==> trial 12: inputs <==
==> flow/design.v (excerpt) <==
module LMFE ( clk, reset, Din, in_en, busy, out_valid, Dout, mem_cen, mem_wen, mem_addr, mem_d, mem_q);
Settings: LEC_CHECK=0, ABC_AREA=1, CAP_MARGIN=25, CELL_PAD_IN_SITES_DETAIL_PLACEMENT=2, CELL_PAD_IN_SITES_GLOBAL_PLACEMENT=0, CORE_ASPECT_RATIO=1.28, CORE_MARGIN=9, CORE_UTILIZATION=42, CTS_CLUSTER_SIZE=54, GPL_ROUTABILITY_DRIVEN=0, HOLD_SLACK_MARGIN=0.23, MAX_ROUTING_LAYER=met4, MIN_ROUTING_LAYER=met1, PLACE_DENSITY_LB_ADDON=0.12, SETUP_SLACK_MARGIN=0.63, SLEW_MARGIN=20; clock period 2.64 ns.
run.sh (not shown) runs the stock make flow with config.mk's settings and CLKGATE_MAP_FILE=.
==> inputs of build 18, as changes to trial 12 <==
==> flow/config.mk (replaced) <==
export PLATFORM = sky130hd
export DESIGN_NAME = LMFE
export DESIGN_NICKNAME = LMFE
export VERILOG_FILES = /design/flow/design.v
export SDC_FILE = /design/flow/constraint.sdc
export NUM_CORES = 4
export LEC_CHECK = 0
export CAP_MARGIN = 20
export CELL_PAD_IN_SITES_DETAIL_PLACEMENT = 2
export CORE_MARGIN = 7
export CORE_UTILIZATION = 24
export CTS_CLUSTER_DIAMETER = 326
export PLACE_DENSITY_LB_ADDON = 0.26
export SETUP_SLACK_MARGIN = 2.07
export SLEW_MARGIN = 20
==> flow/constraint.sdc (replaced) <==
create_clock -name core_clock -period 7.5 [get_ports {clk}]
set_input_delay 1.5000 -clock core_clock [delete_from_list [all_inputs] [get_ports {clk}]]
set_output_delay 1.5000 -clock core_clock [all_outputs]
set_load 0.01 [all_outputs]
==> inputs of build 47, as changes to trial 12 <==
==> flow/config.mk (replaced) <==
export PLATFORM = sky130hd
export DESIGN_NAME = LMFE
export DESIGN_NICKNAME = LMFE
export VERILOG_FILES = /design/flow/design.v
export SDC_FILE = /design/flow/constraint.sdc
export NUM_CORES = 4
export LEC_CHECK = 0
export CAP_MARGIN = 15
export CORE_MARGIN = 2
export CORE_UTILIZATION = 70
export CTS_CLUSTER_DIAMETER = 93
export SLEW_MARGIN = 20
==> flow/constraint.sdc (replaced) <==
create_clock -name core_clock -period 2.91 [get_ports {clk}]
set_input_delay 0.5820 -clock core_clock [delete_from_list [all_inputs] [get_ports {clk}]]
set_output_delay 0.5820 -clock core_clock [all_outputs]
set_load 0.01 [all_outputs]
==> inputs of build 32, as changes to trial 12 <==
==> flow/config.mk (replaced) <==
export PLATFORM = sky130hd
export DESIGN_NAME = LMFE
export DESIGN_NICKNAME = LMFE
export VERILOG_FILES = /design/flow/design.v
export SDC_FILE = /design/flow/constraint.sdc
export NUM_CORES = 4
export LEC_CHECK = 0
export CAP_MARGIN = 20
export CORE_MARGIN = 2
export CORE_UTILIZATION = 68
export CTS_CLUSTER_SIZE = 45
export SLEW_MARGIN = 20
==> flow/constraint.sdc (replaced) <==
create_clock -name core_clock -period 4.88 [get_ports {clk}]
set_input_delay 0.9760 -clock core_clock [delete_from_list [all_inputs] [get_ports {clk}]]
set_output_delay 0.9760 -clock core_clock [all_outputs]
set_load 0.01 [all_outputs]
==> results.yml <==
# flow metrics
synthesis:
  syn-instance-count: 4313
  list_of_most_frequent_post_synthesis_cells: "sky130_fd_sc_hd__ha_1, sky130_fd_sc_hd__nand2_1, sky130_fd_sc_hd__inv_1"
  yosysUniqueCellTypes: 77
run_status:
  run_status: "finished clean"
floorplanning:
  chip_area_um2: 57700
-- figures above: build 32

==> results.yml <==
# yosys + openroad results
synthesis:
  yosysUniqueCellTypes: 60
  synth_compound_gate_area_share: 0.294
  syn-instance-count: 5077
run_status:
  run_status: "stopped before the end"
  stop_stage: "clock tree synthesis"
  error_line: "[ERROR DPL-0033] detailed placement checks failed during check placement."
-- figures above: trial 12

==> results.yml <==
# flow metrics
finish:
  syn2layout_area_growth_pct: 12.9
  nFlopsAndLatches: 483
  final_area_um2: 42800
synthesis:
  list_of_most_frequent_post_synthesis_cells: "sky130_fd_sc_hd__ha_1, sky130_fd_sc_hd__nand2_1, sky130_fd_sc_hd__inv_1"
  syn-instance-count: 4313
run_status:
  run_status: "finished clean"
drt:
  dr.max_layer_used: "met5"
global_route:
  global_route.overflow_total: 0
  global_route.peak_usage_layer: "met2"
-- figures above: build 18

==> results.yml <==
# flow metrics
floorplanning:
  chip_area_um2: 56100
sta:
  finalSetupViolations: 198
  final.setup.worst_slack_ns: -0.280
run_status:
  run_status: "failed layout checks"
  check-failures: "negative setup slack"
-- figures above: build 47

